<file path="flow/design.v">
`timescale 1ns / 1ps
module spi_module
(
    input               I_clk       ,  
    input               I_rst_n     , 
    input               I_tx_en     , 
    input        [15:0]  I_data_in   , 
    output  reg  [7:0]  O_data_out  , 
    input               I_spi_miso  ,  
    output  reg         O_spi_sck   ,  
    output  reg         O_spi_cs    ,  
    output  reg         O_spi_mosi     
);
reg [5:0]   state      ; 
always @(posedge I_clk)
begin
    if(!I_rst_n)
        begin
            state  <=  6'd0    ;
            O_spi_cs    <=  1'b1    ;
            O_spi_sck   <=  1'b0    ;
            O_spi_mosi  <=  1'b0    ;
            O_data_out  <=  8'd0    ;
        end 
    else if(I_tx_en) 
        begin
            if(state==6'd50)
            begin
                state  <=  6'd0                    ; 
            end 
             O_spi_cs    <=  1'b0    ;  
            case(state)
                6'd1, 6'd3 , 6'd5 , 6'd7  , 
                6'd9, 6'd11, 6'd13, 6'd15 ,
                6'd17, 6'd19, 6'd21, 6'd23 ,
                6'd25 , 6'd27, 6'd29, 6'd31 : 
                    begin
                        O_spi_sck   <=  1'b1                ;
                        state  <=  state + 1'b1   ;
                    end
                6'd0:     
                    begin
                        O_spi_mosi  <=  I_data_in[15]        ;
                        O_spi_sck   <=  1'b0                ;
                        state  <=  state + 1'b1   ;          
                    end
                6'd2:     
                    begin
                        O_spi_mosi  <=  I_data_in[14]        ;
                        O_spi_sck   <=  1'b0                ;
                        state  <=  state + 1'b1   ;
                    end
                6'd4:     
                    begin
                        O_spi_mosi  <=  I_data_in[13]        ;
                        O_spi_sck   <=  1'b0                ;
                        state  <=  state + 1'b1   ;
                    end 
                6'd6:     
                    begin
                        O_spi_mosi  <=  I_data_in[12]        ;
                        O_spi_sck   <=  1'b0                ;
                        state  <=  state + 1'b1   ;
                    end 
                6'd8:     
                    begin
                        O_spi_mosi  <=  I_data_in[11]        ;
                        O_spi_sck   <=  1'b0                ;
                        state  <=  state + 1'b1   ;
                    end                            
                6'd10:     
                    begin
                        O_spi_mosi  <=  I_data_in[10]        ;
                        O_spi_sck   <=  1'b0                ;
                        state  <=  state + 1'b1   ;
                    end 
                6'd12:     
                    begin
                        O_spi_mosi  <=  I_data_in[9]        ;
                        O_spi_sck   <=  1'b0                ;
                        state  <=  state + 1'b1   ;
                    end 
                6'd14:     
                    begin
                        O_spi_mosi  <=  I_data_in[8]        ;
                        O_spi_sck   <=  1'b0                ;
                        state  <=  state + 1'b1   ;
                    end
                                   6'd16:     
                                       begin
                                           O_spi_mosi  <=  I_data_in[7]        ;
                                           O_spi_sck   <=  1'b0                ;
                                           state  <=  state + 1'b1   ;
                                       end
                                   6'd18:     
                                       begin
                                           O_spi_mosi  <=  I_data_in[6]        ;
                                           O_spi_sck   <=  1'b0                ;
                                           state  <=  state + 1'b1   ;
                                       end
                                   6'd20:     
                                       begin
                                           O_spi_mosi  <=  I_data_in[5]        ;
                                           O_spi_sck   <=  1'b0                ;
                                           state  <=  state + 1'b1   ;
                                       end 
                                   6'd22:     
                                       begin
                                           O_spi_mosi  <=  I_data_in[4]        ;
                                           O_spi_sck   <=  1'b0                ;
                                           state  <=  state + 1'b1   ;
                                       end 
                                   6'd24:     
                                       begin
                                           O_spi_mosi  <=  I_data_in[3]        ;
                                           O_spi_sck   <=  1'b0                ;
                                           state  <=  state + 1'b1   ;
                                       end                            
                                   6'd26:     
                                       begin
                                           O_spi_mosi  <=  I_data_in[2]        ;
                                           O_spi_sck   <=  1'b0                ;
                                           state  <=  state + 1'b1   ;
                                       end 
                                   6'd28:     
                                       begin
                                           O_spi_mosi  <=  I_data_in[1]        ;
                                           O_spi_sck   <=  1'b0                ;
                                           state  <=  state + 1'b1   ;
                                       end 
                                   6'd30:     
                                       begin
                                           O_spi_mosi  <=  I_data_in[0]        ;
                                           O_spi_sck   <=  1'b0                ;
                                           state  <=  state + 1'b1   ;
                                       end
                6'd32, 6'd34 , 6'd36 , 6'd38  , 
                6'd40, 6'd42, 6'd44, 6'd46, 6'd48 : 
                    begin
                        O_spi_sck  <=  1'b0                ;
                        state  <=  state + 1'b1   ;
                    end
                6'd33:     
                    begin                       
                        O_spi_sck       <=  1'b1                ;
                        state      <=  state + 1'b1   ;
                    end
                6'd35:     
                    begin
                        O_spi_sck       <=  1'b1                ;
                        state      <=  state + 1'b1   ;
                        O_data_out[7]   <=  I_spi_miso          ; 
                    end
                6'd37:     
                    begin
                        O_spi_sck       <=  1'b1                ;
                        state      <=  state + 1'b1   ;
                        O_data_out[6]   <=  I_spi_miso          ; 
                    end 
                6'd39:     
                    begin
                        O_spi_sck       <=  1'b1                ;
                        state      <=  state + 1'b1   ;
                        O_data_out[5]   <=  I_spi_miso          ; 
                    end 
                6'd41:     
                    begin
                        O_spi_sck       <=  1'b1                ;
                        state      <=  state + 1'b1   ;
                        O_data_out[4]   <=  I_spi_miso          ; 
                    end                            
                6'd43:     
                    begin
                        O_spi_sck       <=  1'b1                ;
                        state      <=  state + 1'b1   ;
                        O_data_out[3]   <=  I_spi_miso          ; 
                    end 
                6'd45:     
                    begin
                        O_spi_sck       <=  1'b1                ;
                        state      <=  state + 1'b1   ;
                        O_data_out[2]   <=  I_spi_miso          ; 
                    end 
                6'd47:     
                    begin
                        O_spi_sck       <=  1'b1                ;
                        state      <=  state + 1'b1   ;
                        O_data_out[1]   <=  I_spi_miso          ; 
                    end
                        6'd49:     
                                 begin
                                     O_spi_sck       <=  1'b1                ;
                                     state      <=  state + 1'b1   ;
                                     O_data_out[0]   <=  I_spi_miso          ; 
                                      O_spi_cs<=1'b1;
                                 end
                default:; 
            endcase 
        end    
    else
        begin
            state  <=  6'd0    ;
            O_spi_cs    <=  1'b1    ;
            O_spi_sck   <=  1'b0    ;
            O_spi_mosi  <=  1'b0    ;
            O_data_out  <=  8'd0    ;
        end   
end
endmodule
`timescale 1ns / 1ps
module spi_control(
        clk,
        I_rst_n,
        I_tx_en,
        rst,
        spi_x_out,
        spi_y_out,
        I_spi_miso,
        O_spi_sck,
        O_spi_cs,
        O_spi_mosi
    );
    input clk;
    output reg [3:0]spi_x_out;
    output reg[3:0]spi_y_out;
    input  I_rst_n; 
    input  I_tx_en;
    input  rst; 
    input    I_spi_miso;  
    output  wire         O_spi_sck;  
    output  wire         O_spi_cs  ;  
    output  wire         O_spi_mosi ;    
    wire [7:0]spi_data_out;
    reg [15:0]spi_data_in;
    spi_module spi(
        .I_clk(clk),
        .I_rst_n(I_rst_n), 
        .I_tx_en(I_tx_en), 
        .I_data_in(spi_data_in), 
        .O_data_out(spi_data_out), 
       .I_spi_miso(I_spi_miso) ,  
       .O_spi_sck(O_spi_sck)   ,  
       .O_spi_cs(O_spi_cs)    ,  
       .O_spi_mosi(O_spi_mosi)    
    );
    integer i;
    always@(posedge clk)
    begin
      if(rst)
      begin
        i=0;
        spi_data_in<=16'b0;
        spi_x_out<=4'b0;
        spi_y_out<=4'b0;
      end
      else
      begin
        i=i+1;
        if(i==1)
        begin
            spi_data_in<=16'b0000_1011_0000_1111;
        end
        else if(i==100)
        begin
             spi_y_out<=spi_data_out[3:0];
        end
        else if(i==101)
        begin
            spi_data_in<=16'b0000_1011_0001_0001;
        end
        else if(i==200)
        begin
             spi_x_out<=spi_data_out[3:0];
             i=0;
        end
      end
    end
endmodule
`timescale 1ns / 1ps
module draw_bullet1 #(parameter R=12)(
        clk,
        hcount,
        vcount,
        x,
        y,
        pixel
    );
    input clk;
    input [10:0]hcount;
    input [9:0]vcount;
    output wire [11:0]pixel;
    input [10:0]x;
    input [9:0]y;
    reg[11:0]color;
    always@(posedge clk)
    begin
        if ((hcount-x)*(hcount-x)+(vcount-y)*(vcount-y)<=R*R)
            color<=12'b1111_1111_1111;
        else
            color<=12'b0;
    end
    assign pixel=color;
endmodule
`timescale 1ns / 1ps
module draw_bullet2 #(parameter R=12)(
        clk,
        hcount,
        vcount,
        x,
        y,
        pixel
    );
    input clk;
    input [10:0]hcount;
    input [9:0]vcount;
    output wire [11:0]pixel;
    input [10:0]x;
    input [9:0]y;
    reg[11:0]color;
    always@(posedge clk)
    begin
        if ((hcount-x)*(hcount-x)+(vcount-y)*(vcount-y)<=R*R)
            color<=12'b1111_1111_1111;
        else
            color<=12'b0;
    end
    assign pixel=color;
endmodule
`timescale 1ns / 1ps
module bullet_move #(parameter X=500,Y=500)(
        frame,
        clk,
        rst,
        score,
        x,
        y,
        over
    );
    input frame;
    input clk;
    input rst;
    output reg [15:0]score;  
    output reg [10:0]x;
    output reg [9:0]y;
    input over;
    reg over_reg;
    reg [1:0] v_x;
    reg [1:0] v_y;
    reg sw_x; 
    reg sw_y; 
    always@(posedge clk)
    begin
        if(rst)
        begin
            x<=X;
            y<=Y;
            v_x<=2;
            v_y<=2;
            score<=0;
            sw_x<=0;
            sw_y<=0;
        end
        else if ( frame == 1 &&over==0) 
        begin
                    if(x==2||x==3)begin sw_x<=1;score<=score+1'b1;end
                     else if(x==762||x==761)begin sw_x<=0;score<=score+1'b1;end
                     if(y==36||y==37)begin sw_y<=1;score<=score+1'b1;end
                     else if (y==562||y==561)begin sw_y<=0;score<=score+1'b1;end
              if(sw_x==0)x<=x-v_x;
              else x<=x+v_x;
              if(sw_y==0)y<=y-v_y;
              else y<=y+v_y;
                   if(score[3:0]==10)
                            begin score[3:0]<=0;score[7:4]<=score[7:4]+1;end
                            if(score[7:4]==10)
                            begin score[7:4]<=0;score[11:8]<=score[11:8]+1;end
                            if(score[11:8]==10)
                            begin score[11:8]<=0;score[15:12]<=score[15:12]+1;end
                            if(score[15:12]==10)
                            begin score[11:8]<=0;end      
        end
    end
endmodule
`timescale 1ns / 1ps
module bullet_move2 #(parameter X=200,Y=500)(
        frame,
        clk,
        rst,
        x,
        y
    );
    input frame;
    input clk;
    input rst;
    output reg [10:0]x;
    output reg [9:0]y;
    reg over_reg;
    reg [1:0] v_x;
    reg [1:0] v_y;
    reg sw_x; 
    reg sw_y; 
    reg [3:0]tcount;
    always@(posedge clk)
    begin
         if(rst)
         begin
             sw_x<=0;
             sw_y<=0;
         end
         else
         begin
             if(x<=2)begin sw_x<=1;end
             else if(x>=762)begin sw_x<=0;end
             if(y<=36)begin sw_y<=1;end
             else if (y>=562)begin sw_y<=0;end
         end
    end
    always@(posedge clk)
    begin
        if(rst )
        begin
            x<=X;
            y<=Y;
            v_x<=2;
            v_y<=3;
        end
        else if ( frame == 1 ) 
        begin
              if(sw_x==0)x<=x-v_x;
              else x<=x+v_x;
              if(sw_y==0)y<=y-v_y;
              else y<=y+v_y;
        end
    end
endmodule
`timescale 1ns / 1ps
module draw_player1(
        clk,
        rst,
        frz,
        color_change,
        hcount,
        vcount,
        x,
        y,
        pixel,
        bullet1_x,
        bullet1_y,
        bullet2_x,
        bullet2_y,
        over
    );
    input clk;
    input rst;
    input frz;
    input color_change;
    input [10:0]hcount;
    input [9:0]vcount;
    input [10:0]x;
    input [9:0]y;
    output wire [11:0]pixel;
    input [10:0]bullet1_x;
    input [9:0]bullet1_y;
    input [10:0]bullet2_x;
    input [9:0]bullet2_y;
    output reg over;
    reg [11:0]pixel_reg;
    assign pixel=pixel_reg;
    reg [11:0]color_reg;
    integer R;
    reg [31:0]count;
    always@(posedge clk)
    begin
      if(rst)
      begin
        R<=10;
        count<=0;
        color_reg<=12'b0110_1100_0011;
        over<=0;
      end
      else
      begin
        if(frz)begin color_reg<=12'b0110_1100_0011;over<=0;end
        if(~frz)
         count <=count+1;
         if(count[20]==1&&color_change==0&&R>7)
         begin
            R<=R-2;
            count[20]<=0;
            color_reg<=color_reg+12'b0011_0011_0011;
         end
         if(count[19]==1)
         begin
                count[19] <=0;
                count[20]<=~count[20];
                R<=R+1;
         end
         if(x<2+R||(x+R)>762||(y-R)<36||(y+R)>562||
                  ((x-bullet1_x)*(x-bullet1_x)+(y-bullet1_y)*(y-bullet1_y)<(R+12)*(R+12))
                  ||
                  ((x-bullet2_x)*(x-bullet2_x)+(y-bullet2_y)*(y-bullet2_y)<(R+12)*(R+12))
                  )
         begin over<=1;R<=400;end
         else over<=0;
      end
    end
    always@(posedge clk)
    begin
        if ((hcount-x)*(hcount-x)+(vcount-y)*(vcount-y)<R*R)
        begin
                 pixel_reg<=color_reg;
        end
        else pixel_reg<=12'b0;
    end
endmodule
`timescale 1ns / 1ps
module player1_move #(parameter X = 500, Y = 200)(
    	frame, 
        clk,
        rst,
        frz,
        up,
        down,
        right,
        left,
        x,
        y,
        pattern_select,
        spi_x_out,
        spi_y_out
    );
    input frame;
    input clk;
    input rst;
    input frz;
    input up;
    input down;
    input right;
    input left;
    output reg [10:0]x;
    output reg [9:0]y;
    input pattern_select;
    input [3:0]spi_x_out;
    input [3:0]spi_y_out;
    reg signed [3:0]v_x;
    reg signed [3:0]v_y;
    reg [1:0]xdirect; 
    reg [1:0]ydirect; 
    always@(posedge clk)
    begin
        if ( rst ) 
            begin
                      x<=X;
                      y<=Y;
                      v_x<=1;
                      v_y<=1;
            end
        else if ( frame == 1 ) 
        begin
            if(pattern_select==0)
            begin
               if(left)x<=x-v_x;
               if(right)x<=x+v_x;
               if(up)y<=y-v_y;
               if(down)y<=y+v_y;
            end
            else 
            begin
                if(spi_x_out==1||spi_x_out==2)x<=x-v_x;
                else if(spi_x_out==3||spi_x_out==4)x<=x-2*v_x;
                else if(spi_x_out==4'b1110||spi_x_out==4'b1101)x<=x+v_x;
                else if(spi_x_out==4'b1100||spi_x_out==4'b1011)x<=x+2*v_x;
                if(spi_y_out==1||spi_y_out==2)y<=y+v_y;
                else if(spi_y_out==3||spi_y_out==4)y<=y+2*v_y;
                else if(spi_y_out==4'b1110||spi_y_out==4'b1101)y<=y-v_y;
                else if(spi_y_out==4'b1100||spi_y_out==4'b1011)y<=y-2*v_y;
            end
        end
    end
endmodule
`timescale 1ns / 1ps
module draw_board(
     clk,
     hcount,
     vcount,
     pixel
    );
    input clk;
    input [10:0] hcount;
    input [9:0] vcount;
    output wire [11:0] pixel;
    reg [11:0]pixel_reg;
    assign pixel=pixel_reg;
    always @ (posedge clk)
    begin
        if ( hcount == 0 || vcount == 30 || hcount == 768 || vcount == 568 )
            pixel_reg <= 12'hFFF;
        else
            pixel_reg <= 12'b0;
    end
endmodule
`timescale 1ns / 1ps
module final_out#(parameter WIDTH = 10,   
               HEIGHT = 40)(
    clk,
    rst,
    bullet1,
    bullet2,
    player,
    board,
    final_pixel,
    over,
    hcount,
    vcount
    );
    input clk;
    input rst;
    input [11:0]bullet1;
    input [11:0]bullet2;
    input [11:0]player;
    input [11:0]board;
    input [10:0]hcount;
    input [9:0]vcount;
    input over;
    output reg [11:0]final_pixel;
    reg [11:0]pixel_reg;
    localparam [7:0] x = 120;
    localparam [7:0] y = 245;
    always@(posedge clk)
    begin
        if(rst)begin final_pixel<=0;pixel_reg<=0;end
        else
            if(over==0)
             final_pixel <= board | bullet1 | bullet2 | player;
            else
            begin
                if(over==1)
                  if (
                                    ((hcount >= (x + 5*WIDTH + 3*HEIGHT) && hcount < (x + 6*WIDTH + 3*HEIGHT)) && (vcount >= y && vcount < (y + 2*WIDTH + HEIGHT))) ||  
                                    ((hcount >= (x + 5*WIDTH + 3*HEIGHT) && hcount < (x + 6*WIDTH + 3*HEIGHT)) && (vcount >= (y + 2*WIDTH + HEIGHT) && vcount < (y + 2*WIDTH + 2*HEIGHT))) ||  
                                    ((hcount >= (x + 5*WIDTH + 3*HEIGHT) && hcount < (x + 7*WIDTH + 4*HEIGHT)) && (vcount >= (y + 2*WIDTH + 2*HEIGHT) && vcount < (y + 3*WIDTH + 2*HEIGHT))) ||  
                                    ((hcount >= (x + 8*WIDTH + 4*HEIGHT) && hcount < (x + 10*WIDTH + 5*HEIGHT)) && (vcount >= y && vcount < (y + WIDTH))) ||  
                                    ((hcount >= (x + 8*WIDTH + 4*HEIGHT) && hcount < (x + 9*WIDTH + 4*HEIGHT)) && (vcount >= (y + WIDTH) && vcount < (y + 2*WIDTH + HEIGHT))) ||  
                                    ((hcount >= (x + 8*WIDTH + 4*HEIGHT) && hcount < (x + 9*WIDTH + 4*HEIGHT)) && (vcount >= (y + 2*WIDTH + HEIGHT) && vcount < (y + 2*WIDTH + 2*HEIGHT))) ||  
                                    ((hcount >= (x + 8*WIDTH + 4*HEIGHT) && hcount < (x + 10*WIDTH + 5*HEIGHT)) && (vcount >= (y + 2*WIDTH + 2*HEIGHT) && vcount < (y + 3*WIDTH + 2*HEIGHT))) ||  
                                    ((hcount >= (x + 9*WIDTH + 5*HEIGHT) && hcount < (x + 10*WIDTH + 5*HEIGHT)) && (vcount >= (y + WIDTH) && vcount < (y + 2*WIDTH + HEIGHT))) ||  
                                    ((hcount >= (x + 9*WIDTH + 5*HEIGHT) && hcount < (x + 10*WIDTH + 5*HEIGHT)) && (vcount >= (y + 2*WIDTH + HEIGHT) && vcount < (y + 2*WIDTH + 2*HEIGHT))) || 
                                    ((hcount >= (x + 11*WIDTH + 5*HEIGHT) && hcount < (x + 13*WIDTH + 6*HEIGHT)) && (vcount >= y && vcount < (y + WIDTH))) ||  
                                    ((hcount >= (x + 11*WIDTH + 5*HEIGHT) && hcount < (x + 12*WIDTH + 5*HEIGHT)) && (vcount >= (y + WIDTH) && vcount < (y + WIDTH + HEIGHT))) ||  
                                    ((hcount >= (x + 11*WIDTH + 5*HEIGHT) && hcount < (x + 13*WIDTH + 6*HEIGHT)) && (vcount >= (y + WIDTH + HEIGHT) && vcount < (y + 2*WIDTH + HEIGHT))) ||  
                                    ((hcount >= (x + 12*WIDTH + 6*HEIGHT) && hcount < (x + 13*WIDTH + 6*HEIGHT)) && (vcount >= (y + 2*WIDTH + HEIGHT) && vcount < (y + 2*WIDTH + 2*HEIGHT))) ||  
                                    ((hcount >= (x + 11*WIDTH + 5*HEIGHT) && hcount < (x + 13*WIDTH + 6*HEIGHT)) && (vcount >= (y + 2*WIDTH + 2*HEIGHT) && vcount < (y + 3*WIDTH + 2*HEIGHT))) || 
                                    ((hcount >= (x + 14*WIDTH + 6*HEIGHT) && hcount < (x + 16*WIDTH + 7*HEIGHT)) && (vcount >= y && vcount < (y + WIDTH))) ||  
                                    ((hcount >= (x + 14*WIDTH + 6*HEIGHT + HEIGHT/2) && hcount < (x + 15*WIDTH + 6*HEIGHT + HEIGHT/2)) && (vcount >= y && vcount < (y + 2*WIDTH + HEIGHT))) ||  
                                    ((hcount >= (x + 14*WIDTH + 6*HEIGHT + HEIGHT/2) && hcount < (x + 15*WIDTH + 6*HEIGHT + HEIGHT/2)) && (vcount >= (y + 2*WIDTH + HEIGHT) && vcount < (y + 3*WIDTH + 2*HEIGHT))) 
                                   )
                                   pixel_reg <= 12'h0FF;
                               else 
                                   pixel_reg <= 12'b0;
                  final_pixel<=pixel_reg;     
       end
    end
endmodule
`timescale 1ns / 1ps
module vga(
        clk, 
		rst,
		frz,
		color_change,
		score2,
		vsync,
		hsync,
		VGA_R,
		VGA_G,
		VGA_B,
		up,
		down,
		right,
		left,
		pattern_select,
		over,
		spi_x_out,
		spi_y_out
    );
    input clk; 
    input rst;
    input frz;
    input color_change;
    output vsync;
    output hsync;
    output [3:0] VGA_R;
    output [3:0] VGA_G;
    output [3:0] VGA_B;
    input up;
    input down;
    input right;
    input left;
    wire [15:0]score;
    output wire [15:0]score2;
    input pattern_select;
    input [3:0]spi_x_out;
    input [3:0]spi_y_out;
    wire [11:0]pixel;
    wire [10:0] bullet1_x;
    wire [9:0] bullet1_y;
    wire[11:0]bullet1_pixel;
    wire [10:0] bullet2_x;
    wire [9:0] bullet2_y;
    wire[11:0]bullet2_pixel;
    wire [10:0]player_x;
    wire  [9:0]player_y;
    wire[11:0]player_pixel;
    wire [11:0]board_pixel;
    output wire over;
    reg	 vs;
    reg hs;
    reg [10:0] hcount;
    reg [9:0] vcount;
    reg [9:0] counter;
    reg frame;
    wire hsyncon;
    wire hsyncoff;
    wire hreset;
    wire vclk;
    assign hsyncon = (hcount == 855);
    assign hsyncoff = (hcount == 975);
    assign hreset = (hcount == 1039);
    wire vsyncon,vsyncoff,vreset;
    assign vsyncon = hreset & (vcount == 636);
    assign vsyncoff = hreset & (vcount == 642);
    assign vreset = hreset & (vcount == 665);
    assign vclk = 1'b1;
    always @(posedge clk) 
    begin
        if (rst == 1)  
        begin
            hcount <= 0;
            vcount <= 0;
            vs <= 1;
            hs <= 1;
            counter <= 0;
            frame <= 0;
        end
        else 
        begin
            if ( vclk == 1 ) 
            begin
                hcount <= hreset ? 0 : hcount + 1; 
                hs <= hsyncon ? 0 : hsyncoff ? 1 : hs;   
                vcount <= hreset ? (vreset ? 0 : vcount + 1) : vcount; 
                vs <= vsyncon ? 0 : vsyncoff ? 1 : vs;   
                if ( vs == 0 )
                    counter <= counter + 1;
                if ( counter ==  30 &&  frz == 0)    
                begin
                    counter <= 0;
                    frame <= 1;
                end
                else
                    frame <= 0;
            end
        end
    end
    draw_bullet1 bullet1(
        .clk(clk),
        .hcount(hcount),
        .vcount(vcount),
        .x(bullet1_x),
        .y(bullet1_y),
        .pixel(bullet1_pixel)
    );
    bullet_move movebullet1(
         .frame(frame),
         .clk(clk),
         .rst(rst),
         .score(score2),
         .x(bullet1_x),
         .y(bullet1_y),
         .over(over)
    );
    draw_bullet2 bullet2(
        .clk(clk),
        .hcount(hcount),
        .vcount(vcount),
        .x(bullet2_x),
        .y(bullet2_y),
        .pixel(bullet2_pixel)
    );
    bullet_move2 movebullet2(
         .frame(frame),
         .clk(clk),
         .rst(rst),
         .x(bullet2_x),
         .y(bullet2_y)
    );
    draw_player1 player(
        .clk(clk),
        .rst(rst),
        .frz(frz),
        .hcount(hcount),
        .vcount(vcount),
        .x(player_x),
        .y(player_y),
        .color_change(color_change),
        .pixel(player_pixel),
        .bullet1_x(bullet1_x),
        .bullet1_y(bullet1_y),
        .bullet2_x(bullet2_x),
        .bullet2_y(bullet2_y),
        .over(over)
    );
    player1_move moveplayer1(
    	.frame(frame), 
        .clk(clk),
        .rst(rst),
        .frz(frz),
	    .up(up),
        .down(down),
        .right(right),
        .left(left),
        .x(player_x),
        .y(player_y),
        .pattern_select(pattern_select),
        .spi_x_out(spi_x_out),
        .spi_y_out(spi_y_out)
    );
    draw_board board1(
        .clk(clk),
        .hcount(hcount),
        .vcount(vcount),
        .pixel(board_pixel)
    );
    final_out finalout(
        .clk(clk),
        .rst(rst),
        .bullet1(bullet1_pixel),
        .bullet2(bullet2_pixel),
        .player(player_pixel),
        .board(board_pixel),
        .final_pixel(pixel),
        .over(over),
		.hcount(hcount),
        .vcount(vcount)
    );
    assign VGA_R=pixel[11:8];
    assign VGA_G=pixel[7:4];
    assign VGA_B=pixel[3:0];
    assign vsync = ~vs;
    assign hsync = ~hs;
endmodule
`timescale 1ns / 1ps
module seg_display(
        clk,
        rst,
        seven_seg,
        sel,
        over,
        idata
    );
    input clk;
    input rst;
    input[15:0]idata;
    output [7:0]seven_seg;
    output [7:0]sel;
    input over;
    reg [31:0] count;
    reg [7:0]seg_reg;
    reg[7:0]sel_reg;
    reg [3:0]disp_data;
    assign seven_seg=seg_reg;
    assign sel=sel_reg;
    always@(posedge clk)
    begin
         if(rst)
                count <=0;
         else
         begin
         count <=count+1;
         if(count==500000)
                count <=1;
         end
    end
    always@(*)    
             begin
                 case(count[13:11])
                 3'b000:disp_data<=idata[3:0];
                 3'b001:disp_data<=idata[7:4];
                 3'b010:disp_data<=idata[11:8];
                 3'b011:disp_data<=idata[15:12];             
                 default:disp_data<=4'b1111;
                 endcase
    end 
    always@(*)
    begin
            case(disp_data)
            4'h0: seg_reg=8'hc0;
            4'h1: seg_reg=8'hf9;
            4'h2: seg_reg=8'ha4;
            4'h3: seg_reg=8'hb0;
            4'h4: seg_reg=8'h99;
            4'h5: seg_reg=8'h92;
            4'h6: seg_reg=8'h82;
            4'h7: seg_reg=8'hf8;
            4'h8: seg_reg=8'h80;
            4'h9: seg_reg=8'h90;
            default:seg_reg<=8'hff;
            endcase
    end
    always@(*)
           begin
               case(count[13:11])
               3'b000:sel_reg<=8'b1111_1110;
               3'b001:sel_reg<=8'b1111_1101;
               3'b010:sel_reg<=8'b1111_1011;
               3'b011:sel_reg<=8'b1111_0111;
               3'b100:sel_reg<=8'b1110_1111;
               3'b101:sel_reg<=8'b1101_1111;
               3'b110:sel_reg<=8'b1011_1111;
               3'b111:sel_reg<=8'b0111_1111;
               endcase
     end
endmodule
`timescale 1ns / 1ps
module top_logic(  
		clk,
		rst,
		frz,
		level,
		Dout,
		vsync,
		hsync,
		VGA_R,
		VGA_G,
		VGA_B,
		BTNU,
		BTND,
		BTNL,
		BTNR,
        seven_seg,
        sel,
        pattern_select,
         I_spi_miso,
         O_spi_sck,
         O_spi_cs,
         O_spi_mosi
);
	input clk;
    input rst;
    input frz;
    input [4:0]level;
    input Dout;
    output vsync;
    output hsync;
    output [3:0] VGA_R;
    output [3:0] VGA_G;
    output [3:0] VGA_B;
    input BTNU;
    input BTND;
    input BTNR;
    input BTNL;
    output [7:0]seven_seg;
    output [7:0] sel;
    wire left;
    wire right;
    wire up;
    wire down;
    assign left=BTNL;
    assign right=BTNR;
    assign up=BTNU;
    assign down=BTND;
    input    I_spi_miso;  
    output  wire         O_spi_sck;  
    output  wire         O_spi_cs  ;  
    output  wire         O_spi_mosi ;    
    input pattern_select;
    wire [3:0]spi_x_out;
    wire [3:0]spi_y_out;
    wire [15:0]score;
    wire over;
   spi_control spi(
                .clk(clk),
                .I_rst_n(!rst),
                .I_tx_en(1'b1),
                .rst(rst),
                .spi_x_out(spi_x_out),
                .spi_y_out(spi_y_out),
                .I_spi_miso(I_spi_miso),
                .O_spi_sck(O_spi_sck),
                .O_spi_cs(O_spi_cs),
                .O_spi_mosi(O_spi_mosi)
    );
    vga VGA( 
			 .clk(clk),
			 .rst(rst),
			 .frz(~frz),
			 .color_change(Dout),
			 .score2(score),
			 .vsync(vsync),
			 .hsync(hsync),
			 .VGA_R(VGA_R),
			 .VGA_G(VGA_G),
			 .VGA_B(VGA_B),
			 .up(up),
			 .down(down),
			 .right(right),
			 .left(left),
			 .pattern_select(pattern_select),
			 .over(over),
			 .spi_x_out(spi_x_out),
			 .spi_y_out(spi_y_out)
	);
    seg_display seg(
            .clk(clk),
            .seven_seg(seven_seg),
            .sel(sel),
            .rst(rst),
            .over(over),
            .idata(score)
    );
endmodule
</file>
<file path="flow/run.sh">
#!/bin/bash
# the make line also repeats each setting of config.mk as NAME=value (left out here)
make -C /OpenROAD-flow-scripts/flow DESIGN_CONFIG=/design/flow/config.mk WORK_HOME=/design/flow/orfs CLKGATE_MAP_FILE= finish
</file>
<file path="flow/config.mk">
export PLATFORM = sky130hd
export DESIGN_NAME = top_logic
export DESIGN_NICKNAME = top_logic
export VERILOG_FILES = /design/flow/design.v
export SDC_FILE = /design/flow/constraint.sdc
export NUM_CORES = 4
export LEC_CHECK = 0
export CAP_MARGIN = 20
export CORE_MARGIN = 2
export CORE_UTILIZATION = 71
export MAX_ROUTING_LAYER = met4
export SLEW_MARGIN = 20
</file>
<file path="flow/constraint.sdc">
create_clock -name core_clock -period 12.9 [get_ports {clk}]
set_input_delay 2.5800 -clock core_clock [delete_from_list [all_inputs] [get_ports {clk}]]
set_output_delay 2.5800 -clock core_clock [all_outputs]
set_load 0.01 [all_outputs]
</file>
==> results.py, run 1 <==
# Auto-generated metrics
metrics = {
    "timing": {
        "layout_min_cycle_time_ps": 13480,
        "clock.fmax_ghz": 0.07418,
        "rsz0062_at_grt": "yes",
        "slew_headroom_pct": 16.29,
        "fin_crit_sh_pct": 104.5,
        "setup_tns_ps": -1157,
        "hold_viol_final": 0,
        "worst_pin_slew_ps": 1247,
        "setup_ws_ps": -579.9,
        "setup_viol": 2,
        "drv_slew": 0,
        "skew_ps": 25.66,
    },
    "worst_setup_path": {
        "cpMostUsedCell": "fa_1",
        "cp.arrival_ps": 14000,
        "cp.required_ps": 13420,
        "cp.buffers_inverters": 16,
        "cp-endpoint": "VGA.bullet2.color[10]",
        "path_delay_family": "adder cells",
        "r2r-start": "VGA.vcount[1]",
        "r2r.worst_path.cells": 58,
        "critical_path.slowest_cell": "fa_1",
        "critical_path_class": "flop to flop",
        "slowest_delay_ps": 590,
        "crit_fanout": 4,
        "startpoint_type": "flop",
        "rrSetupSlack_ps": -580,
        "end_kind": "flop",
        "r2r_end": "VGA.bullet2.color[10]",
        "crit_cells": 58,
        "crit_path_start": "VGA.vcount[1]",
    },
    "routing": {
        "dr.pass1.iters": 7,
        "viasPerCell": 5.720,
        "drc": 0,
        "drt_iter0_markers": 6373,
        "wire_per_inst_um": 19.98,
        "ant_nets": 0,
        "vias": 83550,
        "drt-total-wl_um": 291800,
    },
    "yosys": {
        "ys_ff": 304,
        "synth_seq_share_pct": 5.633,
        "synth_nets": 15640,
        "syn_area_per_cell_um2": 8.903,
        "largest_area_cell": "fa_1",
        "yosys-stat-cells": 12140,
        "synth-main-ff-cell": "dfxtp_1",
        "yosys_warnings": 12,
        "synth-compound-area-share_pct": 7.072,
        "ys_types": 97,
        "common_cells": "inv_1 (3,229), fa_1 (2,361), ha_1 (1,125)",
        "ys_area_um2": 108000,
        "edf_count": 0,
        "synth_top_area_share_pct": 43.75,
        "synth.area.mux_share_pct": 0.4957,
        "yosys.area_share.simple_pct": 12.43,
        "yosysMostFrequentCell": "inv_1",
        "syn-instance-count": 12140,
        "netlist_area_um2": 108000,
        "ys_top_logic_family": "adder cells",
        "ys_sh_adder_pct": 56.78,
        "xor_area_share_pct": 5.193,
        "async_flop_share_pct": 0,
        "topCellsByArea": "fa_1 (44%), ha_1 (13%), inv_1 (11%), dfxtp_1 (5.6%), nor2_1 (3.4%)",
    },
    "clock_tree": {
        "cts_made_buffers": 38,
        "cts_tree": "yes",
        "cts_root_buf": "clkbuf_16",
        "clk_latency_ps": 620,
        "numClockSinks": 304,
        "htreeDepth": 2,
        "clock_tree.buffer_depth": 3,
        "clk_pin_slew_ps": 70,
    },
    "global_routing": {
        "grt_antenna_before_repair": 5,
        "grt_max_degree": 71,
        "grt_usage_pct": 39.94,
        "grt_use_met3_pct": 5.287,
        "grt_util_met2_pct": 64.99,
        "use_met1_pct": 48.73,
        "grt_pass1_wl_um": 474100,
        "grt.busiest_layer": "met2",
        "grt_pass1_vias": 90870,
        "grt_overflow": 0,
    },
    "floorplanning": {
        "floorplan.rows": 143,
        "ios": 48,
        "fp.dieW_um": 394.1,
        "fp_util_pct": 71.29,
        "dieHeight_um": 394.1,
        "dieArea_um2": 155300,
        "core_area_um2": 151500,
    },
    "placement": {
        "place_congestion": 1.043,
        "dpl_worst_slack_ps": -1252,
        "port-buffer-count": 41,
        "dpl_cell_area_um2": 114600,
        "hpwl_um": 251000,
    },
    "layout": {
        "num-nets-final": 16040,
        "regArea_um2": 6111,
        "fillers": 10700,
        "finalInstanceArea_um2": 116800,
        "combGateArea_um2": 89410,
        "syn2layout_area_growth_pct": 8.130,
        "post-route-util_pct": 77.09,
    },
    "run_status": {
        "status": "complete, but fails checks",
        "so.violations": "negative setup slack",
    },
    "worst_hold_path": {
        "hp-class": "flop to flop",
        "min_from": "VGA.player.pixel_reg[5]",
        "whs_endpoint": "VGA.finalout.final_pixel[5]",
        "hold_depth": 1,
    },
    "flow_run": {
        "maxCapViolations": 0,
        "warnings": 146,
    },
}
[layout make-up]
class | count | share of cell area [%]
multi-input combinational | 8279 | 76.53
inverter | 3280 | 10.59
sequential | 304 | 5.231
clock inverter | 21 | 0.2956
tap | 2030 | 2.174
antenna | 4 | 0.008568
clock buffer | 49 | 0.9361
timing repair buffer | 640 | 4.228
[layer usage]
layer  routed length, µm  share of wire [%]  vias up
met2              140600                 48     3271
met5                   0                  0        -
met4               19910                6.8        0
li1                    -                  -    37570
met3               21570                7.4      901
met1              109700                 38    41810
[through the flow]
stage / cells / hold slack (ps)
after floorplan: 12140 / 398.6
after global placement: 14500 / 419.8
after detailed placement: 14500 / 432.8
after CTS: 14600 / 450.5
after global routing: 14610 / 458.0
final: 14610 / 444.8
[timing repair]
item                                    in CTS  in global routing
gates resized                               68                 42
pin swaps                                  106                 18
hold buffers                                 0                  0
endpoints found under the setup margin      35                 35
setup buffers                               31                  4
==> run 2, diff against run 1 <==
Settings changed: CORE_ASPECT_RATIO from default to 1.98, CORE_UTILIZATION 71 to 65, CTS_CLUSTER_DIAMETER from default to 147, MAX_ROUTING_LAYER met4 to default, PLACE_DENSITY from default to 0.43.
Clock period 12.9 ns to 20.0 ns, I/O delays scaled along.
==> results.py, run 2 <==
# Auto-generated metrics
metrics = {
    "worst_hold_path": {
        "min_from": "VGA.movebullet2.x[10]",
        "hold_depth": 1,
        "whs_endpoint": "VGA.movebullet2.sw_x",
        "hp-class": "flop to flop",
    },
    "placement": {
        "place_congestion": 0.9920,
        "placed_cells_incl_taps": 14210,
        "port-buffer-count": 41,
        "hpwl_um": 273900,
    },
    "clock_tree": {
        "clock_tree.buffer_depth": 3,
        "clk_latency_ps": 660,
        "cts_setup_buffers": 0,
        "postCtsHoldBufs": 0,
        "numClockSinks": 304,
        "ctsResizeCount": 0,
        "cts_tree": "yes",
        "cts_made_buffers": 38,
        "htreeDepth": 2,
        "cts_root_buf": "clkbuf_16",
        "clk_pin_slew_ps": 70,
    },
    "yosys": {
        "ys_types": 97,
        "synth_nets": 15640,
        "ys_area_um2": 108000,
        "syn_area_per_cell_um2": 8.903,
        "syn-instance-count": 12140,
        "ys_top_logic_family": "adder cells",
        "async_flop_share_pct": 0,
        "synth_seq_share_pct": 5.633,
        "netlist_area_um2": 108000,
        "edf_count": 0,
        "synth.area.mux_share_pct": 0.4957,
        "yosys_warnings": 12,
        "ys_sh_adder_pct": 56.78,
        "synth-main-ff-cell": "dfxtp_1",
        "topCellsByArea": "fa_1 (44%), ha_1 (13%), inv_1 (11%), dfxtp_1 (5.6%), nor2_1 (3.4%)",
        "yosys-stat-cells": 12140,
        "ys_ff": 304,
        "largest_area_cell": "fa_1",
        "synth-compound-area-share_pct": 7.072,
        "common_cells": "inv_1 (3,229), fa_1 (2,361), ha_1 (1,125)",
        "yosysMostFrequentCell": "inv_1",
        "yosys.area_share.simple_pct": 12.43,
        "xor_area_share_pct": 5.193,
        "synth_top_area_share_pct": 43.75,
    },
    "global_routing": {
        "grt_max_degree": 64,
        "grt_usage_pct": 38.74,
        "grt_overflow": 0,
        "grt_antenna_before_repair": 2,
        "grt_pass1_vias": 93240,
        "grt_pass1_wl_um": 497500,
    },
    "routing": {
        "drt-total-wl_um": 316800,
        "wire_per_inst_um": 22.18,
        "viasPerCell": 5.782,
        "drc": 0,
        "diodes": 0,
        "routed.top_layer": "met5",
        "vias": 82560,
        "dr.pass1.iters": 7,
        "ant_nets": 0,
        "wl_met3_um": 13560,
        "met1_length_um": 91420,
        "met2_length_um": 169800,
        "drt_iter0_markers": 4289,
    },
    "timing": {
        "hold_viol_final": 0,
        "slew_headroom_pct": 14.51,
        "rsz0062_at_grt": "no",
        "setup_viol": 0,
        "drv_slew": 0,
        "setup_tns_ps": 0,
        "clock.fmax_ghz": 0.05961,
        "layout_min_cycle_time_ps": 16780,
        "skew_ps": 71.44,
        "fin_crit_sh_pct": 83.88,
        "worst_pin_slew_ps": 1278,
    },
    "worst_setup_path": {
        "end_kind": "flop",
        "cpMostUsedCell": "fa_1",
        "critical_path.slowest_cell": "fa_1",
        "cp-endpoint": "VGA.bullet2.color[10]",
        "critical_path_class": "flop to flop",
        "cp.arrival_ps": 17240,
        "r2r.worst_path.cells": 57,
        "crit_fanout": 12,
        "slowest_delay_ps": 660,
        "r2r-start": "VGA.vcount[1]",
        "rrSetupSlack_ps": 3220,
        "crit_cells": 57,
        "cp.buffers_inverters": 13,
        "crit_path_start": "VGA.vcount[1]",
        "startpoint_type": "flop",
        "path_delay_family": "adder cells",
        "cp.required_ps": 20460,
        "r2r_end": "VGA.bullet2.color[10]",
    },
    "floorplanning": {
        "floorplan.rows": 210,
        "fp.dieW_um": 293.7,
        "core_area_um2": 165300,
        "ios": 48,
        "dieArea_um2": 169700,
        "fp_util_pct": 65.37,
        "dieHeight_um": 577.7,
    },
    "layout": {
        "stdcell_count": 14280,
        "syn2layout_area_growth_pct": 4.596,
        "num-nets-final": 15630,
        "fillers": 13780,
    },
    "flow_run": {
        "warnings": 143,
        "maxCapViolations": 0,
    },
    "run_status": {
        "status": "timing/DRC/antenna clean",
    },
}
-- run 2: area by class of cell --
cell class,instances,area (µm²),share of cell area (%)
inverter,3280,12310,10.89
clock inverter,25,401.6,0.3554
tap,2120,2653,2.347
clock buffer,44,1003,0.8880
timing repair buffer,226,1800,1.593
sequential,304,6090,5.389
multi-input combinational,8279,88750,78.53
-- run 2: stage by stage --
stage	instance area [µm²]	utilization, %	hold slack [ps]	setup slack [ps]
floorplan	108000	-	398.6	5705
global placement	111600	67.50	408.9	3176
detailed placement	111600	67.51	426.8	3051
CTS	113000	68.36	434.5	3000
global route	113000	68.38	461.5	1787
finish	113000	68.38	432.5	3223
-- run 2: metal layers --
layer / GRT usage (%) / vias to the layer above
li1: - / 36740
met4: 40.46 / 2
met3: 4.852 / 1651
met5: 0 / -
met1: 33.99 / 41330
met2: 72.55 / 2830
==> run 3, diff against run 2 <==
Settings changed: ABC_AREA from default to 1, CELL_PAD_IN_SITES_GLOBAL_PLACEMENT from default to 0, CORE_ASPECT_RATIO 1.98 to 1.01, CORE_UTILIZATION 65 to 72, CTS_CLUSTER_DIAMETER 147 to default, PLACE_DENSITY 0.43 to default, PLACE_DENSITY_LB_ADDON from default to 0.21, SETUP_SLACK_MARGIN from default to 0.37, SLEW_MARGIN 20 to 15, TNS_END_PERCENT from default to 85.
Clock period 20.0 ns to 11.4 ns, I/O delays scaled along.
==> results.py, run 3 <==
# Auto-generated metrics
metrics = {
    "timing": {
        "fin_crit_sh_pct": 111.8,
        "layout_min_cycle_time_ps": 12740,
        "clock.fmax_ghz": 0.07849,
        "hold_viol_final": 0,
        "worst_pin_slew_ps": 1121,
        "slew_headroom_pct": 24.57,
        "rsz0062_at_grt": "yes",
        "whs_ps": 456.1,
        "skew_ps": 44.03,
        "setup_ws_ps": -1341,
        "drv_slew": 0,
        "setup_viol": 2,
    },
    "yosys": {
        "common_cells": "inv_1 (4,028), fa_1 (2,361), nand2_1 (1,959)",
        "syn-instance-count": 14150,
        "synth-compound-area-share_pct": 6.118,
        "synth_seq_share_pct": 5.377,
        "edf_count": 0,
        "yosysMostFrequentCell": "inv_1",
        "ys_ff": 304,
        "largest_area_cell": "fa_1",
        "ys_types": 68,
        "yosys-stat-cells": 14150,
        "yosys.area_share.simple_pct": 15.62,
        "ys_area_um2": 113200,
        "xor_area_share_pct": 4.291,
        "synth_top_area_share_pct": 41.76,
        "synth.area.mux_share_pct": 0.03537,
        "synth_nets": 17650,
        "ys_sh_adder_pct": 54.19,
        "async_flop_share_pct": 0,
        "netlist_area_um2": 113200,
        "syn_area_per_cell_um2": 8.002,
        "synth-main-ff-cell": "dfxtp_1",
        "ys_top_logic_family": "adder cells",
        "yosys_warnings": 12,
        "topCellsByArea": "fa_1 (42%), inv_1 (13%), ha_1 (12%), nand2_1 (6.5%), dfxtp_1 (5.4%)",
    },
    "floorplanning": {
        "fp_util_pct": 72.30,
        "core_area_um2": 156600,
        "dieHeight_um": 402.5,
        "floorplan.rows": 146,
        "fp.dieW_um": 398.5,
        "ios": 48,
        "dieArea_um2": 160400,
    },
    "placement": {
        "port-buffer-count": 41,
        "hpwl_um": 289300,
        "dpl_worst_slack_ps": -1478,
        "place_congestion": 1.050,
    },
    "worst_setup_path": {
        "startpoint_type": "flop",
        "r2r.worst_path.cells": 55,
        "cp.required_ps": 11990,
        "cpMostUsedCell": "fa_1",
        "cp-endpoint": "VGA.bullet2.color[10]",
        "end_kind": "flop",
        "critical_path.slowest_cell": "fa_2",
        "cp.arrival_ps": 13330,
        "r2r-start": "VGA.vcount[1]",
        "rrSetupSlack_ps": -1340,
        "crit_fanout": 6,
        "slowest_delay_ps": 620,
        "crit_path_start": "VGA.vcount[1]",
        "r2r_end": "VGA.bullet2.color[10]",
        "path_delay_family": "adder cells",
        "critical_path_class": "flop to flop",
        "cp.buffers_inverters": 14,
        "crit_cells": 55,
    },
    "routing": {
        "met1_length_um": 122500,
        "viasPerCell": 5.774,
        "drt_iter0_markers": 8874,
        "drt-total-wl_um": 345800,
        "dr.pass1.iters": 8,
        "vias": 97170,
        "ant_nets": 0,
        "routed.top_layer": "met5",
        "wire_per_inst_um": 20.55,
        "wl_met3_um": 37750,
        "met2_length_um": 160500,
        "drc": 0,
    },
    "global_routing": {
        "grt_pass1_vias": 104300,
        "grt_usage_pct": 43.32,
        "grt_pass1_wl_um": 542600,
        "grt_overflow": 0,
        "grt_max_degree": 53,
        "grt_antenna_before_repair": 14,
    },
    "clock_tree": {
        "cts_made_buffers": 39,
        "clock_tree.buffer_depth": 3,
        "postCtsHoldBufs": 0,
        "numClockSinks": 304,
        "clk_latency_ps": 650,
        "htreeDepth": 2,
        "cts_tree": "yes",
        "cts_root_buf": "clkbuf_16",
        "clk_pin_slew_ps": 80,
    },
    "layout": {
        "fillers": 10090,
        "regArea_um2": 6143,
        "num-nets-final": 18220,
        "syn2layout_area_growth_pct": 9.715,
        "combGateArea_um2": 92610,
    },
    "worst_hold_path": {
        "min_from": "VGA.movebullet1.x[10]",
        "hp-class": "flop to flop",
        "whs_endpoint": "VGA.movebullet1.x[10]",
        "hold_depth": 1,
    },
    "flow_run": {
        "maxCapViolations": 0,
        "warnings": 136,
    },
    "run_status": {
        "so.violations": "negative setup slack",
        "status": "complete, but fails checks",
    },
}
## run 3: area by class of cell
| class | instances | area share (%) |
|---|---|---|
| diodes | 8 | 0.01612 |
| clock buffers | 51 | 0.8967 |
| clock inverters | 20 | 0.1944 |
| inverters | 4083 | 12.41 |
| multi-input cells | 9527 | 74.57 |
| flip-flops and latches | 304 | 4.947 |
| well taps | 2072 | 2.088 |
| repair buffers | 762 | 4.875 |
## run 3: stage by stage
stage                     utilization [%]  instances  setup TNS [ps]  instance area, µm²
after global placement              77.08      16650           -2450              120700
after CTS                           78.41      16750           -2075              122800
after floorplan                         -      14150           -1128              113900
final                               79.33      16830           -2547              124200
after detailed placement            77.08      16650           -2956              120700
after global routing                79.32      16820           -3749              124200
## run 3: repair_timing
| action | in CTS | in global routing |
|---|---|---|
| pin swaps | 128 | 63 |
| buffers inserted | 33 | 65 |
| resized | 126 | 255 |
| endpoints found under the setup margin | 35 | 47 |
| gates cloned | 1 | 2 |
## run 3: routing by layer
metal,global-route usage [%],vias to the layer above
li1,-,43060
met1,52.56,47200
met2,70.50,5331
met3,10.88,1564
met4,24.74,14
met5,0,-
==> run 4, diff against run 3 <==
Settings changed: CAP_MARGIN 20 to 5, CELL_PAD_IN_SITES_DETAIL_PLACEMENT from default to 2, CELL_PAD_IN_SITES_GLOBAL_PLACEMENT 0 to 3, CORE_ASPECT_RATIO 1.01 to default, CORE_UTILIZATION 72 to 52, CTS_CLUSTER_SIZE from default to 85, GPL_ROUTABILITY_DRIVEN from default to 1, PLACE_DENSITY_LB_ADDON 0.21 to 0.13, SETUP_SLACK_MARGIN 0.37 to default, SLEW_MARGIN 15 to 20, TNS_END_PERCENT 85 to default.
Clock period 11.4 ns to 9.48 ns, I/O delays scaled along.
==> results.py, run 4 <==
# Physical implementation metrics
metrics = {
    "floorplanning": {
        "dieHeight_um": 470.6,
        "core_area_um2": 216700,
        "dieArea_um2": 221400,
        "fp_util_pct": 52.23,
        "fp.dieW_um": 470.6,
        "floorplan.rows": 171,
    },
    "yosys": {
        "yosysMostFrequentCell": "inv_1",
        "edf_count": 0,
        "synth_nets": 17650,
        "synth_top_area_share_pct": 41.76,
        "ys_area_um2": 113200,
        "common_cells": "inv_1 (4,028), fa_1 (2,361), nand2_1 (1,959)",
        "synth-compound-area-share_pct": 6.118,
        "syn-instance-count": 14150,
        "yosys-stat-cells": 14150,
        "synth_seq_share_pct": 5.377,
        "ys_ff": 304,
        "largest_area_cell": "fa_1",
        "yosys.area_share.simple_pct": 15.62,
        "topCellsByArea": "fa_1 (42%), inv_1 (13%), ha_1 (12%), nand2_1 (6.5%), dfxtp_1 (5.4%)",
        "ys_sh_adder_pct": 54.19,
        "syn_area_per_cell_um2": 8.002,
        "ys_top_logic_family": "adder cells",
        "ys_types": 68,
        "synth.area.mux_share_pct": 0.03537,
        "synth-main-ff-cell": "dfxtp_1",
        "yosys_warnings": 12,
        "xor_area_share_pct": 4.291,
        "async_flop_share_pct": 0,
        "netlist_area_um2": 113200,
    },
    "run_status": {
        "haltStage": "global placement without I/O",
        "status": "stopped before the end",
        "stop_error": "[ERROR FLW-0024] Place density exceeds 1.0 (current PLACE_DENSITY_LB_ADDON =  0.13). Please check if the value of  PLACE_DENSITY_LB_ADDON is between 0 and 0.99.",
    },
}
==> run 5, diff against run 4 <==
Settings changed: ABC_AREA 1 to 0, CAP_MARGIN 5 to 20, CELL_PAD_IN_SITES_DETAIL_PLACEMENT 2 to default, CELL_PAD_IN_SITES_GLOBAL_PLACEMENT 3 to 0, CORE_ASPECT_RATIO from default to 1.01, CORE_UTILIZATION 52 to 72, CTS_CLUSTER_SIZE 85 to default, GPL_ROUTABILITY_DRIVEN 1 to default, PLACE_DENSITY from default to 0.35, PLACE_DENSITY_LB_ADDON 0.13 to default, SETUP_SLACK_MARGIN from default to 1.98, SLEW_MARGIN 20 to 15, TNS_END_PERCENT from default to 85.
Clock period 9.48 ns to 11.4 ns, I/O delays scaled along.
==> results.py, run 5 <==
# Auto-generated metrics
metrics = {
    "worst_setup_path": {
        "cpMostUsedCell": "fa_1",
        "slowest_delay_ps": 610,
        "path_delay_family": "adder cells",
        "r2r_end": "VGA.bullet2.color[10]",
        "cp-endpoint": "VGA.bullet2.color[10]",
        "crit_path_start": "VGA.vcount[1]",
        "rrSetupSlack_ps": -2200,
        "crit_cells": 55,
        "end_kind": "flop",
        "cp.buffers_inverters": 14,
        "cp.arrival_ps": 14140,
        "r2r.worst_path.cells": 55,
        "critical_path.slowest_cell": "fa_1",
        "r2r-start": "VGA.vcount[1]",
        "critical_path_class": "flop to flop",
        "crit_fanout": 7,
        "startpoint_type": "flop",
        "cp.required_ps": 11940,
    },
    "floorplanning": {
        "dieArea_um2": 153200,
        "floorplan.rows": 142,
        "dieHeight_um": 393.3,
        "core_area_um2": 148700,
        "ios": 48,
        "fp.dieW_um": 389.5,
        "fp_util_pct": 72.65,
    },
    "clock_tree": {
        "clock_tree.buffer_depth": 3,
        "cts_root_buf": "clkbuf_16",
        "clk_latency_ps": 650,
        "clk_pin_slew_ps": 60,
        "numClockSinks": 304,
        "cts_made_buffers": 39,
        "cts_tree": "yes",
        "htreeDepth": 2,
    },
    "routing": {
        "dr.pass1.iters": 9,
        "ant_nets": 0,
        "vias": 86550,
        "drt_iter0_markers": 7080,
        "drc": 0,
        "wire_per_inst_um": 20.77,
        "viasPerCell": 5.845,
        "drt-total-wl_um": 307600,
    },
    "yosys": {
        "ys_sh_adder_pct": 56.78,
        "ys_top_logic_family": "adder cells",
        "synth.area.mux_share_pct": 0.4957,
        "edf_count": 0,
        "largest_area_cell": "fa_1",
        "async_flop_share_pct": 0,
        "yosys_warnings": 12,
        "netlist_area_um2": 108000,
        "xor_area_share_pct": 5.193,
        "common_cells": "inv_1 (3,229), fa_1 (2,361), ha_1 (1,125)",
        "ys_types": 97,
        "syn-instance-count": 12140,
        "ys_ff": 304,
        "synth_top_area_share_pct": 43.75,
        "synth-main-ff-cell": "dfxtp_1",
        "yosys.area_share.simple_pct": 12.43,
        "syn_area_per_cell_um2": 8.903,
        "yosysMostFrequentCell": "inv_1",
        "synth_nets": 15640,
        "synth_seq_share_pct": 5.633,
        "ys_area_um2": 108000,
        "topCellsByArea": "fa_1 (44%), ha_1 (13%), inv_1 (11%), dfxtp_1 (5.6%), nor2_1 (3.4%)",
        "synth-compound-area-share_pct": 7.072,
        "yosys-stat-cells": 12140,
    },
    "global_routing": {
        "grt_pass1_wl_um": 496600,
        "grt_usage_pct": 41.24,
        "grt_overflow": 0,
        "grt_max_degree": 73,
        "grt_antenna_before_repair": 11,
        "grt_pass1_vias": 95610,
    },
    "worst_hold_path": {
        "min_from": "VGA.player.pixel_reg[5]",
        "whs_endpoint": "VGA.finalout.final_pixel[5]",
        "hp-class": "flop to flop",
        "hold_depth": 1,
    },
    "run_status": {
        "status": "complete, but fails checks",
        "so.violations": "negative setup slack",
    },
    "layout": {
        "num-nets-final": 16330,
        "syn2layout_area_growth_pct": 12.02,
        "fillers": 9374,
    },
    "timing": {
        "setup_ws_ps": -2198,
        "drv_slew": 0,
        "hold_viol_final": 0,
        "worst_pin_slew_ps": 1333,
        "rsz0062_at_grt": "yes",
        "clock.fmax_ghz": 0.07354,
        "slew_headroom_pct": 10.68,
        "setup_viol": 2,
        "setup_tns_ps": -4367,
        "fin_crit_sh_pct": 119.3,
        "layout_min_cycle_time_ps": 13600,
        "skew_ps": 39.50,
    },
    "placement": {
        "port-buffer-count": 41,
        "place_congestion": 1.005,
        "dpl_worst_slack_ps": -2805,
        "hpwl_um": 256400,
    },
    "flow_run": {
        "maxCapViolations": 0,
        "warnings": 146,
    },
}
## run 5: area by class of cell
type                    count  area (µm²)  share of cell area, %
diodes                      5       12.51                0.01034
multi-input cells        8279       91120                  75.29
flip-flops and latches    304        6153                  5.084
inverters                3280       12470                  10.31
well taps                1944        2432                  2.010
repair buffers            925        7478                  6.179
clock inverters            18       256.5                 0.2119
clock buffers              53        1099                 0.9077
## run 5: per-stage QoR
step / std cells / util, % / hold slack, ps / cell area (µm²)
after floorplan: 12140 / - / 398.6 / 109200
after global placement: 14570 / 78.23 / 435.6 / 116300
after detailed placement: 14570 / 78.23 / 434.1 / 116300
after CTS: 14700 / 80.12 / 455.4 / 119200
after global routing: 14800 / 81.38 / 467.8 / 121000
final: 14810 / 81.39 / 458.1 / 121000
## run 5: routing by layer
| layer | vias up | share of wire, % | GRT usage [%] |
|---|---|---|---|
| met5 | - | 0.035 | 0 |
| met4 | 10 | 7.6 | 24.58 |
| met3 | 1260 | 9.5 | 8.595 |
| met2 | 4290 | 47 | 67.21 |
| met1 | 42870 | 36 | 50.85 |
| li1 | 38130 | - | - |
## run 5: repair_timing
| action | in CTS | in global routing |
|---|---|---|
| pin swaps | 177 | 189 |
| gates resized | 215 | 249 |
| buffers inserted | 54 | 98 |
| hold buffers | 0 | 0 |
| endpoints found under the setup margin | 47 | 47 |
| cloned | 2 | 2 |
==> run 6, diff against run 5 <==
Settings changed: ABC_AREA 0 to default, CELL_PAD_IN_SITES_GLOBAL_PLACEMENT 0 to default, CORE_ASPECT_RATIO 1.01 to default, CORE_UTILIZATION 72 to 62, PLACE_DENSITY 0.35 to default, SETUP_SLACK_MARGIN 1.98 to default, SLEW_MARGIN 15 to 20, TNS_END_PERCENT 85 to default.
Clock period 11.4 ns to 9.37 ns, I/O delays scaled along.
==> results.py, run 6 <==
# Auto-generated metrics
metrics = {
    "global_routing": {
        "grt_max_degree": 65,
        "grt_pass1_wl_um": 506400,
        "grt_pass1_vias": 96280,
        "grt_antenna_before_repair": 6,
        "grt_usage_pct": 35.95,
        "grt_overflow": 0,
    },
    "worst_setup_path": {
        "slowest_delay_ps": 610,
        "end_kind": "flop",
        "critical_path_class": "flop to flop",
        "path_delay_family": "adder cells",
        "r2r_end": "VGA.bullet1.color[10]",
        "crit_path_start": "VGA.movebullet1.y[3]",
        "startpoint_type": "flop",
        "cp.arrival_ps": 13930,
        "cp.required_ps": 9880,
        "rrSetupSlack_ps": -4050,
        "r2r-start": "VGA.movebullet1.y[3]",
        "critical_path.slowest_cell": "fa_2",
        "crit_fanout": 6,
        "cpMostUsedCell": "fa_1",
        "r2r.worst_path.cells": 56,
        "crit_cells": 56,
        "cp-endpoint": "VGA.bullet1.color[10]",
        "cp.buffers_inverters": 14,
    },
    "clock_tree": {
        "clk_latency_ps": 640,
        "clk_pin_slew_ps": 60,
        "clock_tree.buffer_depth": 3,
        "numClockSinks": 304,
        "htreeDepth": 2,
        "postCtsHoldBufs": 0,
        "cts_made_buffers": 39,
        "cts_tree": "yes",
        "cts_root_buf": "clkbuf_16",
    },
    "floorplanning": {
        "dieArea_um2": 177600,
        "fp_util_pct": 62.29,
        "ios": 48,
        "dieHeight_um": 421.4,
        "core_area_um2": 173400,
        "floorplan.rows": 153,
        "fp.dieW_um": 421.4,
    },
    "routing": {
        "ant_nets": 0,
        "drt_iter0_markers": 5695,
        "drc": 0,
        "drt-total-wl_um": 309700,
        "vias": 88230,
        "wire_per_inst_um": 18.98,
        "dr.pass1.iters": 6,
        "viasPerCell": 5.407,
    },
    "timing": {
        "setup_tns_ps": -62020,
        "hold_viol_final": 0,
        "rsz0062_at_grt": "yes",
        "clock.fmax_ghz": 0.07454,
        "whs_ps": 439.5,
        "fin_crit_sh_pct": 143.2,
        "drv_slew": 0,
        "slew_headroom_pct": 27.69,
        "setup_ws_ps": -4046,
        "layout_min_cycle_time_ps": 13420,
        "worst_pin_slew_ps": 1085,
        "setup_viol": 47,
        "skew_ps": 63.06,
    },
    "layout": {
        "finalInstanceArea_um2": 130100,
        "syn2layout_area_growth_pct": 20.44,
        "num-nets-final": 17460,
    },
    "yosys": {
        "yosys-stat-cells": 12140,
        "ys_top_logic_family": "adder cells",
        "yosysMostFrequentCell": "inv_1",
        "synth_nets": 15640,
        "synth_seq_share_pct": 5.633,
        "netlist_area_um2": 108000,
        "synth_top_area_share_pct": 43.75,
        "async_flop_share_pct": 0,
        "syn_area_per_cell_um2": 8.903,
        "synth-main-ff-cell": "dfxtp_1",
        "yosys.area_share.simple_pct": 12.43,
        "xor_area_share_pct": 5.193,
        "yosys_warnings": 12,
        "syn-instance-count": 12140,
        "ys_sh_adder_pct": 56.78,
        "synth.area.mux_share_pct": 0.4957,
        "synth-compound-area-share_pct": 7.072,
        "edf_count": 0,
        "ys_types": 97,
        "largest_area_cell": "fa_1",
        "common_cells": "inv_1 (3,229), fa_1 (2,361), ha_1 (1,125)",
        "topCellsByArea": "fa_1 (44%), ha_1 (13%), inv_1 (11%), dfxtp_1 (5.6%), nor2_1 (3.4%)",
        "ys_ff": 304,
        "ys_area_um2": 108000,
    },
    "worst_hold_path": {
        "whs_endpoint": "VGA.finalout.final_pixel[5]",
        "min_from": "VGA.player.pixel_reg[5]",
        "hp-class": "flop to flop",
        "hold_depth": 1,
    },
    "placement": {
        "port-buffer-count": 41,
        "dpl_cell_area_um2": 125900,
        "dpl_worst_slack_ps": -4513,
        "hpwl_um": 267800,
        "place_congestion": 0.9908,
    },
    "flow_run": {
        "maxCapViolations": 0,
        "warnings": 146,
    },
    "run_status": {
        "so.violations": "negative setup slack",
        "status": "complete, but fails checks",
    },
}
[run 6: per-layer routing]
layer	routed length (µm)	vias to the layer above	global-route usage (%)
met5	13	-	0
met4	15640	2	14.73
met3	21000	723	4.757
met2	149100	3084	60.29
met1	124000	44030	47.32
li1	-	40390	-
[run 6: cell type report]
cell class | count | area [µm²]
Tap cell | 2325 | 2909
Inverter | 3280 | 12430
Timing Repair inverter | 1 | 8.758
Sequential cell | 304 | 6133
Clock inverter | 23 | 261.5
Antenna cell | 2 | 5.005
Multi-Input combinational cell | 8279 | 91010
Clock buffer | 48 | 1114
Fill cell | 12980 | 43320
Timing Repair Buffer | 2056 | 16250
[run 6: what timing repair did]
item                       CTS  global route
buffers inserted            63            57
pin swaps                  199           112
setup endpoints to repair   47            47
resized                    234           209
gates cloned                 3             2
[run 6: metrics by stage]
step / util, % / instances
6_report: 75.02 / 16320
4_1_cts: 74.29 / 16260
3_3_place_gp: 72.57 / 16120
5_1_grt: 75.02 / 16320
2_1_floorplan: - / 12140
3_5_place_dp: 72.57 / 16120
